==> inputs of willow <==
==> flow/design.v <==
module ALU(
    input [31:0] A, B,
    input [2:0] ALUControl,
    output Carry, OverFlow, Zero, Negative,
    output [31:0] Result
);
    wire [31:0] B_inv;
    wire [32:0] Sum_result;
    wire is_sub;
    assign is_sub = (ALUControl == 3'b001);
    assign B_inv = is_sub ? ~B : B;
    assign Sum_result = A + B_inv + is_sub;
    reg [31:0] Result_reg;
    reg Cout_reg, OverFlow_reg;
    always @(*) begin
        Result_reg = 32'h0;
        Cout_reg = 1'b0;
        OverFlow_reg = 1'b0;
        case (ALUControl)
            3'b000: begin  
                Result_reg = Sum_result[31:0];
                Cout_reg = Sum_result[32];
                OverFlow_reg = (A[31] == B[31]) && (Result_reg[31] != A[31]);
            end
            3'b001: begin  
                Result_reg = Sum_result[31:0];
                Cout_reg = Sum_result[32];
                OverFlow_reg = (A[31] != B[31]) && (Result_reg[31] != A[31]);
            end
            3'b010: Result_reg = A & B;    
            3'b011: Result_reg = A | B;    
            3'b100: Result_reg = A ^ B;    
            3'b101: Result_reg = ($signed(A) < $signed(B)) ? 32'b1 : 32'b0;  
            3'b110: Result_reg = A << B[4:0];  
            3'b111: Result_reg = A >> B[4:0];  
            default: Result_reg = 32'h0;
        endcase
    end
    assign Result   = Result_reg;
    assign Zero     = (Result_reg == 32'b0);
    assign Negative = Result_reg[31];
    assign Carry    = Cout_reg;
    assign OverFlow = OverFlow_reg;
endmodule
`timescale 1ns / 1ps
module ALU_ft (
    input              clk,
    input              rst,
    input      [31:0]  A,
    input      [31:0]  B,
    input      [2:0]   ALUControl,
    output reg [31:0]  Result,
    output reg         Zero,
    output reg         Carry,
    output reg         OverFlow,
    output reg         Negative,
    output reg         fault_detected_out
);
    wire [31:0] alu_res;
    wire alu_z, alu_c, alu_v, alu_n;
    ALU u_alu (
        .A(A),
        .B(B),
        .ALUControl(ALUControl),
        .Result(alu_res),
        .Zero(alu_z),
        .Carry(alu_c),
        .OverFlow(alu_v),
        .Negative(alu_n)
    );
    reg [31:0] res_t1;
    reg [31:0] res_t2;
    localparam STAGE1 = 2'b00;
    localparam STAGE2 = 2'b01;
    localparam STAGE3 = 2'b10;
    reg [1:0] state;
    always @(posedge clk or negedge rst) begin
        if (!rst) begin
            state              <= STAGE1;
            fault_detected_out <= 1'b0;
            res_t1             <= 32'b0;
            res_t2             <= 32'b0;
            Result             <= 32'b0;
            Zero               <= 1'b0;
            Carry              <= 1'b0;
            OverFlow           <= 1'b0;
            Negative           <= 1'b0;
        end
        else begin
            case (state)
                STAGE1: begin
                    res_t1 <= alu_res;           
                    fault_detected_out <= 1'b0;
                    state <= STAGE2;
                end
                STAGE2: begin
                    res_t2 <= alu_res;           
                    if (res_t2 == res_t1) begin
                        Result   <= alu_res;
                        Zero     <= alu_z;
                        Carry    <= alu_c;
                        OverFlow <= alu_v;
                        Negative <= alu_n;
                        state    <= STAGE1;
                    end
                    else begin
                        fault_detected_out <= 1'b1;
                        state <= STAGE3;
                    end
                end
                STAGE3: begin
                    Result   <= alu_res;
                    Zero     <= alu_z;
                    Carry    <= alu_c;
                    OverFlow <= alu_v;
                    Negative <= alu_n;
                    state <= STAGE1;
                end
            endcase
        end
    end
endmodule
==> flow/run.sh <==
#!/bin/bash
# the make line also repeats each setting of config.mk as NAME=value (left out here)
make -C /OpenROAD-flow-scripts/flow DESIGN_CONFIG=/design/flow/config.mk WORK_HOME=/design/flow/orfs CLKGATE_MAP_FILE= finish
==> flow/config.mk <==
export PLATFORM = sky130hd
export DESIGN_NAME = ALU_ft
export DESIGN_NICKNAME = ALU_ft
export VERILOG_FILES = /design/flow/design.v
export SDC_FILE = /design/flow/constraint.sdc
export NUM_CORES = 4
export LEC_CHECK = 0
export ABC_AREA = 1
export CAP_MARGIN = 20
export CORE_MARGIN = 5
export CORE_UTILIZATION = 40
export CTS_CLUSTER_SIZE = 35
export GPL_ROUTABILITY_DRIVEN = 0
export GPL_TIMING_DRIVEN = 0
export MAX_ROUTING_LAYER = met5
export MIN_ROUTING_LAYER = met1
export PLACE_DENSITY_LB_ADDON = 0.1
export SLEW_MARGIN = 40
==> flow/constraint.sdc <==
create_clock -name core_clock -period 4.71 [get_ports {clk}]
set_input_delay 0.9420 -clock core_clock [delete_from_list [all_inputs] [get_ports {clk}]]
set_output_delay 0.9420 -clock core_clock [all_outputs]
set_load 0.01 [all_outputs]
==> amber (differences from willow) <==
==> flow/config.mk (replaced) <==
export PLATFORM = sky130hd
export DESIGN_NAME = ALU_ft
export DESIGN_NICKNAME = ALU_ft
export VERILOG_FILES = /design/flow/design.v
export SDC_FILE = /design/flow/constraint.sdc
export NUM_CORES = 4
export LEC_CHECK = 0
export CAP_MARGIN = 30
export CORE_MARGIN = 2
export CORE_UTILIZATION = 72
export CTS_CLUSTER_DIAMETER = 348
export CTS_CLUSTER_SIZE = 99
export PLACE_DENSITY = 0.77
export SETUP_SLACK_MARGIN = 0.96
export SLEW_MARGIN = 30
==> flow/constraint.sdc (replaced) <==
create_clock -name core_clock -period 3.22 [get_ports {clk}]
set_input_delay 0.6440 -clock core_clock [delete_from_list [all_inputs] [get_ports {clk}]]
set_output_delay 0.6440 -clock core_clock [all_outputs]
set_load 0.01 [all_outputs]
==> juniper (differences from willow) <==
==> flow/config.mk (replaced) <==
export PLATFORM = sky130hd
export DESIGN_NAME = ALU_ft
export DESIGN_NICKNAME = ALU_ft
export VERILOG_FILES = /design/flow/design.v
export SDC_FILE = /design/flow/constraint.sdc
export NUM_CORES = 4
export LEC_CHECK = 0
export ABC_AREA = 1
export CAP_MARGIN = 30
export CELL_PAD_IN_SITES_GLOBAL_PLACEMENT = 0
export CORE_MARGIN = 2
export CORE_UTILIZATION = 72
export CTS_CLUSTER_SIZE = 75
export MAX_ROUTING_LAYER = met4
export PLACE_DENSITY_LB_ADDON = 0.24
export SLEW_MARGIN = 30
==> flow/constraint.sdc (replaced) <==
create_clock -name core_clock -period 3.08 [get_ports {clk}]
set_input_delay 0.6160 -clock core_clock [delete_from_list [all_inputs] [get_ports {clk}]]
set_output_delay 0.6160 -clock core_clock [all_outputs]
set_load 0.01 [all_outputs]
==> results <==
willow produced a clean layout. amber stopped in detailed placement with DPL-0033. juniper aborted during clock tree synthesis (DPL-0033).
Against amber, the synthesized area of willow is smaller by 3.6%.
Between amber and juniper, the lower die size is in juniper (gap about 3.7%, measured against juniper).
Of juniper and amber, juniper has the higher synthesized cell count (gap about 30%, measured against amber).
